==> inputs of v18 <==
## Top_FFT
module Top_FFT #(
    parameter   INTEGER_SIZE = 4,
                FRACT_SIZE = 14,
                NFFT = 64
) (
    input       wire                                             clk, rst,
    input       wire                                             start_FFT,
    input       wire    signed  [INTEGER_SIZE+FRACT_SIZE-1:0]    serial_in_r, serial_in_i,
    output      wire    signed  [INTEGER_SIZE+FRACT_SIZE-1:0]    serial_out_r, serial_out_i,
    output      wire                                             end_FFT, data_valid_FFT
);
localparam DATA_WIDTH = INTEGER_SIZE+FRACT_SIZE ;
wire    [$clog2(NFFT)-1:0]        start_stages;
wire    [DATA_WIDTH-1:0]        stage2_in_r, stage2_in_i;
wire    [DATA_WIDTH-1:0]        stage3_in_r, stage3_in_i;
wire    [DATA_WIDTH-1:0]        stage4_in_r, stage4_in_i;
wire    [DATA_WIDTH-1:0]        stage5_in_r, stage5_in_i;
wire    [DATA_WIDTH-1:0]        stage6_in_r, stage6_in_i;
wire    [DATA_WIDTH-1:0]        stage7_in_r, stage7_in_i;
FFT_1st_stage #(.INTEGER_SIZE(INTEGER_SIZE), .FRACT_SIZE(FRACT_SIZE), .STAGE_NO(1), .NFFT(NFFT)) ST1 (
  ...
Settings: LEC_CHECK=0, ABC_AREA=1, CAP_MARGIN=30, CELL_PAD_IN_SITES_DETAIL_PLACEMENT=2, CORE_ASPECT_RATIO=0.75, CORE_MARGIN=2, CORE_UTILIZATION=17, CTS_CLUSTER_DIAMETER=322, GPL_TIMING_DRIVEN=1, MAX_ROUTING_LAYER=met4, PLACE_DENSITY=0.6, SLEW_MARGIN=20; clock period 17.1 ns.
run.sh (not shown) runs the stock make flow with config.mk's settings and CLKGATE_MAP_FILE=.
==> v8 (differences from v18) <==
ABC_AREA = not set   (was 1)
CAP_MARGIN = 20   (was 30)
CELL_PAD_IN_SITES_DETAIL_PLACEMENT = not set   (was 2)
CORE_ASPECT_RATIO = not set   (was 0.75)
CORE_UTILIZATION = 16   (was 17)
CTS_CLUSTER_DIAMETER = not set   (was 322)
GPL_TIMING_DRIVEN = not set   (was 1)
MAX_ROUTING_LAYER = not set   (was met4)
==> flow/constraint.sdc (replaced) <==
create_clock -name core_clock -period 12.5 [get_ports {clk}]
set_input_delay 2.5000 -clock core_clock [delete_from_list [all_inputs] [get_ports {clk}]]
set_output_delay 2.5000 -clock core_clock [all_outputs]
set_load 0.01 [all_outputs]
==> v2 (differences from v18) <==
ABC_AREA = not set   (was 1)
CAP_MARGIN = 20   (was 30)
CELL_PAD_IN_SITES_DETAIL_PLACEMENT = not set   (was 2)
CORE_ASPECT_RATIO = not set   (was 0.75)
CORE_UTILIZATION = 61   (was 17)
CTS_CLUSTER_DIAMETER = not set   (was 322)
GPL_TIMING_DRIVEN = not set   (was 1)
MAX_ROUTING_LAYER = not set   (was met4)
==> flow/constraint.sdc (replaced) <==
create_clock -name core_clock -period 6.92 [get_ports {clk}]
set_input_delay 1.3840 -clock core_clock [delete_from_list [all_inputs] [get_ports {clk}]]
set_output_delay 1.3840 -clock core_clock [all_outputs]
set_load 0.01 [all_outputs]
==> v28 (differences from v18) <==
CAP_MARGIN = 20   (was 30)
CELL_PAD_IN_SITES_DETAIL_PLACEMENT = not set   (was 2)
CORE_ASPECT_RATIO = not set   (was 0.75)
CORE_UTILIZATION = 72   (was 17)
CTS_CLUSTER_DIAMETER = 396   (was 322)
CTS_CLUSTER_SIZE = 100   (was not set)
GPL_TIMING_DRIVEN = not set   (was 1)
MAX_ROUTING_LAYER = not set   (was met4)
SETUP_SLACK_MARGIN = -0.56   (was not set)
==> flow/constraint.sdc (replaced) <==
create_clock -name core_clock -period 5.96 [get_ports {clk}]
set_input_delay 1.1920 -clock core_clock [delete_from_list [all_inputs] [get_ports {clk}]]
set_output_delay 1.1920 -clock core_clock [all_outputs]
set_load 0.01 [all_outputs]
==> flow_summary_export.csv <==
group,metric,value,unit
run_status,run_status,"failed layout checks",
run_status,layout.failed_checks,"setup timing",
critical_path,cp_common_cell,"inv_2",
placed_design,placed_cells,23100,
critical_path,timing.reg2reg.worst_path_depth,34,
final_timing,setup_slack,-1.10,ns
final_timing,finalSetupViolCount,70,
(the above is from v2)
==> flow_summary_export.csv <==
group,metric,value,unit
power_and_ir_drop,share_clk_of_total_power,44.3,%
final_timing,finalSetupViolCount,0,
clock_network,post_cts_hold_buffer_count,0,
run_status,run_status,"finished clean",
critical_path,timing.reg2reg.worst_path_depth,33,
die,ios,77,
placed_design,gp_routability_congestion,0.847,
critical_path,cp_common_cell,"inv_1",
placed_design,placed_cells,34700,
(the above is from v8)
==> flow_summary_export.csv <==
group,metric,value,unit
run_status,failing_step,"global routing",
die,die_w,549,µm
placed_design,placed_cells,26500,
run_status,run_status,"aborted with a tool error",
synth,synth-async-reset-ratio,100,%
die,chip_area,301000,µm²
clock_network,cts_buffer_depth,3,
(the above is from v28)
==> flow_summary_export.csv <==
group,metric,value,unit
synth,synth_largest_type_area_fraction,39.3,%
placed_design,placed_cells,37600,
synth,cell_count_in_the_yosys_report,21200,
clock_network,post_cts_resized,0,
synth,post_synth.cell_area_avg,10.1,µm²
route,wl_per_cell,25.3,µm
critical_path,timing.reg2reg.worst_path_depth,31,
run_status,run_status,"finished clean",
final_timing,setup_slack,5.72,ns
die,fp.dieH,975,µm
critical_path,cp_common_cell,"nand2_1",
final_timing,finalSetupViolCount,0,
clock_network,cts_htree_levels,5,
(the above is from v18)

---

==> run a: inputs <==
Top_FFT again, from the RTL that the note above started with.
Settings: LEC_CHECK=0, CAP_MARGIN=35, CORE_MARGIN=2, CORE_UTILIZATION=70, CTS_CLUSTER_DIAMETER=273, CTS_CLUSTER_SIZE=14, GPL_ROUTABILITY_DRIVEN=0, SETUP_SLACK_MARGIN=-0.31, SLEW_MARGIN=20, TNS_END_PERCENT=75; clock period 7.17 ns.
==> run b (differences from run a) <==
Settings changed: CAP_MARGIN 35 to 20, CORE_UTILIZATION 70 to 72, CTS_CLUSTER_DIAMETER 273 to not set, CTS_CLUSTER_SIZE 14 to not set, GPL_ROUTABILITY_DRIVEN 0 to not set, PLACE_DENSITY set to 0.6, SETUP_SLACK_MARGIN -0.31 to not set, TNS_END_PERCENT 75 to 5.
==> flow/constraint.sdc (replaced) <==
create_clock -name core_clock -period 8.03 [get_ports {clk}]
set_input_delay 1.6060 -clock core_clock [delete_from_list [all_inputs] [get_ports {clk}]]
set_output_delay 1.6060 -clock core_clock [all_outputs]
set_load 0.01 [all_outputs]
==> run c (differences from run a) <==
Settings changed: CAP_MARGIN 35 to 20, CORE_UTILIZATION 70 to 64, CTS_CLUSTER_DIAMETER 273 to not set, CTS_CLUSTER_SIZE 14 to not set, GPL_ROUTABILITY_DRIVEN 0 to not set, PLACE_DENSITY set to 0.6, SETUP_SLACK_MARGIN -0.31 to not set, TNS_END_PERCENT 75 to not set.
==> flow/constraint.sdc (replaced) <==
create_clock -name core_clock -period 12.6 [get_ports {clk}]
set_input_delay 2.5200 -clock core_clock [delete_from_list [all_inputs] [get_ports {clk}]]
set_output_delay 2.5200 -clock core_clock [all_outputs]
set_load 0.01 [all_outputs]
==> run d (differences from run a) <==
Settings changed: CAP_MARGIN 35 to 20, CTS_CLUSTER_DIAMETER 273 to 227, CTS_CLUSTER_SIZE 14 to not set, GPL_ROUTABILITY_DRIVEN 0 to not set, PLACE_DENSITY set to 0.6, SETUP_SLACK_MARGIN -0.31 to not set, TNS_END_PERCENT 75 to not set.
==> flow/constraint.sdc (replaced) <==
create_clock -name core_clock -period 7.41 [get_ports {clk}]
set_input_delay 1.4820 -clock core_clock [delete_from_list [all_inputs] [get_ports {clk}]]
set_output_delay 1.4820 -clock core_clock [all_outputs]
set_load 0.01 [all_outputs]
==> changes_impl.md <==
### Metrics

- Fin worst setup slack: -0.618 ns
- Die x size: 546 um
- Crit. End Element: flip-flop
- Fp util: 0.702
- Final setup vio count: 45
- Die H: 546 um
- Uppermost layer routed: met5
- R2R Setup Slk: -0.62 ns
- Critical R2R Launch: ST3.CU4.current_state
- Critical Path RT: 8.23 ns
- Die ar.: 0.298 mm^2
- Net count, final: 22700
- Row Count: 199
- Ports: 77
- Status: complete, but fails checks
- Layout check failures: setup timing
The numbers above come from run d.

==> changes_impl.md <==
### Implementation results

- Core ar.: 0.293 mm^2
- Stage reached: detailed placement
- Row Count: 199
- Die ar.: 0.298 mm^2
- Asr flop ratio synth: 1.00
- Die x size: 546 um
- Ports: 77
- Top cells by area: dfrtp_1 (41%), fa_1 (23%), ha_1 (10%)
- Fp util: 0.702
- Error: [ERROR DPL-0033] detailed placement checks failed during check placement.
- Status: aborted with a tool error
- Die H: 546 um
- Area leader, netlist: dfrtp_1
- Netlist Area Pre-Place: 0.206 mm^2
- Sequential-to-total area share from yosys stat: 0.410
- Synth Flop Type: dfrtp_1
- Commonest cells post-synth: inv_1 (3554), dfrtp_1 (3360), fa_1 (2350), ha_1 (1643), nand2_1 (1068)
- Top-area cell share: 0.409
- Fa+ha+maj area frac: 0.329
- Ao+oa area frac: 0.0539
- XOR/XNOR Fraction of Synth Area: 0.0340
The numbers above come from run a.

==> changes_impl.md <==
### Implementation results

- Port bufs: 76
- Die H: 538 um
- Resized Gates After CTS: 115
- CTS Sinks: 3367
- Error: [ERROR DPL-0033] detailed placement checks failed during check placement.
- Cells after synthesis: 17800
- Synthesis-stage register bit count: 3367
- Synth Flop Type: dfrtp_1
- Stage reached: global routing
- Top logic family: adder cells
- Area after DPL: 0.215 mm^2
- Die x size: 538 um
- Ports: 77
- Die ar.: 0.290 mm^2
- Status: aborted with a tool error
The numbers above come from run b.

==> changes_impl.md <==
### Metrics

- Status: complete, no violations
- Fp util: 0.642
- R2R Setup Slk: 2.40 ns
- Die H: 571 um
- Crit. End Element: flip-flop
- Fmax: 0.0980 GHz
- Row Count: 208
- Die ar.: 0.326 mm^2
- Ports: 77
- Fin worst setup slack: 2.40 ns
- Uppermost layer routed: met5
- Critical R2R Launch: ST3.CU4.counter_seq[1]
- Startpoint Class: flip-flop
- Net count, final: 21900
- Final setup vio count: 0
- Slew margin rel.: 0.182
- Die x size: 571 um
The numbers above come from run c.


---

==> run Z <==
Top_FFT again, from the RTL that the note above started with.
Settings: LEC_CHECK=0, CAP_MARGIN=20, CORE_MARGIN=2, CORE_UTILIZATION=65, CTS_CLUSTER_DIAMETER=28, PLACE_DENSITY=0.6, SETUP_SLACK_MARGIN=0.73, SLEW_MARGIN=20; clock period 6.92 ns.
==> run M (differences from run Z) <==
Settings changed: CORE_UTILIZATION 65 to 70, CTS_CLUSTER_DIAMETER 28 to 227, CTS_CLUSTER_SIZE from default to 14, SETUP_SLACK_MARGIN 0.73 to default.
==> flow/constraint.sdc (replaced) <==
create_clock -name core_clock -period 6.88 [get_ports {clk}]
set_input_delay 1.3760 -clock core_clock [delete_from_list [all_inputs] [get_ports {clk}]]
set_output_delay 1.3760 -clock core_clock [all_outputs]
set_load 0.01 [all_outputs]
==> summary of the runs <==
Between run M and run Z, the lower clock-buffer cell count is in run M (gap 422). In run Z the final cell count is higher than in run M, by 4.5%. In run M the wire length is larger than in run Z, by about 0.35%. Run M reached the layout checks and failed them: setup timing. Run Z completed and failed the layout checks on setup timing. Between run M and run Z, the lower final area is in run M (gap about 5.5%, measured against run Z). Against run M, the combinational power of run Z is smaller by about 4%. Between run Z and run M, the lower non-clock buffer count is in run M (gap 32). In run M the first-iteration DRC count is larger than in run Z, by about 11%. Against run Z, the worst setup slack of run M is worse by 0.045 ns. Register-to-register slack: run Z is better than run M (0.04 ns). Between run Z and run M, the lower clock skew is in run Z (gap 0.033 ns).
==> figures <==
|  | run Z | run M |
|---|---|---|
| Run status | failed layout checks | failed layout checks |
| Reasons for failing layout checks | setup timing | setup timing |
| Highest achievable clock rate | 0.124 GHz | 0.124 GHz |
| Pre-CTS WS | -1.35 ns | -1.36 ns |
| Placer's final routability congestion estimate | 0.917 | 0.941 |
| Via count of the first global-routing pass | 149000 | 145000 |
| Number of iterations in the first detailed-routing pass | 10 | 7 |
| Ratio of layout area to synthesized area | 1.186x | 1.121x |
| Sum of met3 wire segment lengths after detailed routing | 32500 um | 40600 um |
| Die Span X | 566 um | 546 um |
| Total Neg Setup Slack | -45.85 ns | -43.93 ns |
| Internal | 39.7 mW | 28.0 mW |
| Average via count per standard cell | 5.57 | 5.78 |
| Core ar. | 0.315 mm^2 | 0.293 mm^2 |
| Hold Crit Endpoint | ST3.MS1.for_loop[3].genblk1.u1_i.out_data[14] | ST2.MS1.for_loop[6].genblk1.u1_i.out_data[12] |
| Total wire length | 549000 um | 551000 um |
| Maximum fanout count along the critical path | 10 | 8 |
| Log Warnings | 322 | 316 |
| Routed wirelength normalized by instance count | 22.9 um | 24.0 um |
| Global-route track usage on met3 | 5.57% | 6.53% |
| WP depth | 35 | 34 |
| Final-report setup violation count | 74 | 73 |
| CTS Buf Count | 605 | 278 |

---

==> job 2879: inputs <==
Top_FFT again, from the RTL that the note above started with.
Settings: LEC_CHECK=0, ABC_AREA=0, CAP_MARGIN=20, CELL_PAD_IN_SITES_DETAIL_PLACEMENT=1, CELL_PAD_IN_SITES_GLOBAL_PLACEMENT=2, CORE_MARGIN=6, CORE_UTILIZATION=40, GPL_ROUTABILITY_DRIVEN=1, HOLD_SLACK_MARGIN=-0.05, MAX_ROUTING_LAYER=met5, MIN_ROUTING_LAYER=met2, PLACE_DENSITY_LB_ADDON=0.01, SLEW_MARGIN=35, TNS_END_PERCENT=35; clock period 12.0 ns.
==> inputs of job 2991, as changes to job 2879 <==
--- a/flow/config.mk
+++ b/flow/config.mk
@@ -6,5 +6,5 @@
 export NUM_CORES = 4
 export LEC_CHECK = 0
-export ABC_AREA = 0
+export ABC_AREA = 1
 export CAP_MARGIN = 20
 export CELL_PAD_IN_SITES_DETAIL_PLACEMENT = 1
@@ -14,6 +14,6 @@
 export GPL_ROUTABILITY_DRIVEN = 1
 export HOLD_SLACK_MARGIN = -0.05
-export MAX_ROUTING_LAYER = met5
-export MIN_ROUTING_LAYER = met2
+export MAX_ROUTING_LAYER = met4
+export MIN_ROUTING_LAYER = met1
 export PLACE_DENSITY_LB_ADDON = 0.01
 export SLEW_MARGIN = 35
==> inputs of job 9077, as changes to job 2879 <==
==> flow/config.mk (replaced) <==
export PLATFORM = sky130hd
export DESIGN_NAME = Top_FFT
export DESIGN_NICKNAME = Top_FFT
export VERILOG_FILES = /design/flow/design.v
export SDC_FILE = /design/flow/constraint.sdc
export NUM_CORES = 4
export LEC_CHECK = 0
export CAP_MARGIN = 20
export CORE_MARGIN = 2
export CORE_UTILIZATION = 28
export PLACE_DENSITY = 0.6
export SLEW_MARGIN = 20
==> flow/constraint.sdc (replaced) <==
create_clock -name core_clock -period 19.1 [get_ports {clk}]
set_input_delay 3.8200 -clock core_clock [delete_from_list [all_inputs] [get_ports {clk}]]
set_output_delay 3.8200 -clock core_clock [all_outputs]
set_load 0.01 [all_outputs]
==> results <==
- Job 2879 produced a clean layout. Job 2991 finished clean. Job 9077 completed without violations.
- Clock-buffer cell count: job 2879 is higher than job 9077 (79).
- Hold slack, highest first: job 2991, job 9077, job 2879.
- The highest first-iteration DRC count belongs to job 2879, the lowest to job 9077.
- In job 9077 the clock skew is lower than in job 2879, by 49 ps.
- Final area, lowest first: job 2879, job 9077, job 2991.
- In job 2991 the synthesized cell count is higher than in job 2879, by 19%.
- Setup slack: job 9077 > job 2991 > job 2879.
- Utilization, lowest first: job 9077, job 2991, job 2879.
==> figures <==
| item | job 2991 | job 9077 | job 2879 |
|---|---|---|---|
| Antenna violations before repair | 32 | 21 | 3 |
| Cell Rows | 267 | 314 | 262 |
| Worst-path cell with the longest stage delay | dfrtp_1 | nor2_2 | ha_1 |
| Routed length on met2 | 342000 um | 229000 um | 295000 um |
| Crit path DRT | 12780 ps | 19920 ps | 12810 ps |
| Grt met3 use | 0.0219 | 0.0153 | 0.420 |
| Non-clock buffers, area share | 0.0115 | 0.00909 | 0.0116 |
| Timing-limited maximum frequency | 105 MHz | 95.8 MHz | 96.0 MHz |
| Run status | no timing/DRC/antenna violations | no timing/DRC/antenna violations | no timing/DRC/antenna violations |
| WL met3 | 18100 um | 16800 um | 220000 um |
| Instance area after placement | 0.223 mm^2 | 0.218 mm^2 | 0.215 mm^2 |
| Synthesized-area fraction occupied by and/or/nand/nor cells | 0.110 | 0.0836 | 0.0836 |
| Worst Min Path Start | ST2.MS1.for_loop[10].genblk1.u1_i.out_data[11] | ST1.MS1.for_loop[27].genblk1.u1_i.out_data[17] | ST2.MS1.for_loop[1].genblk1.u1_r.out_data[12] |
| Number of non-clock inverters | 4561 | 3559 | 3559 |
| Tool warning count | 306 | 294 | 316 |
| Max_slew headroom | 0.310 | 0.255 | 0.333 |
| Synthesized area per cell | 10.1 um^2 | 11.5 um^2 | 11.5 um^2 |
No activity file was given, so power comes from the tool's default toggle rates.
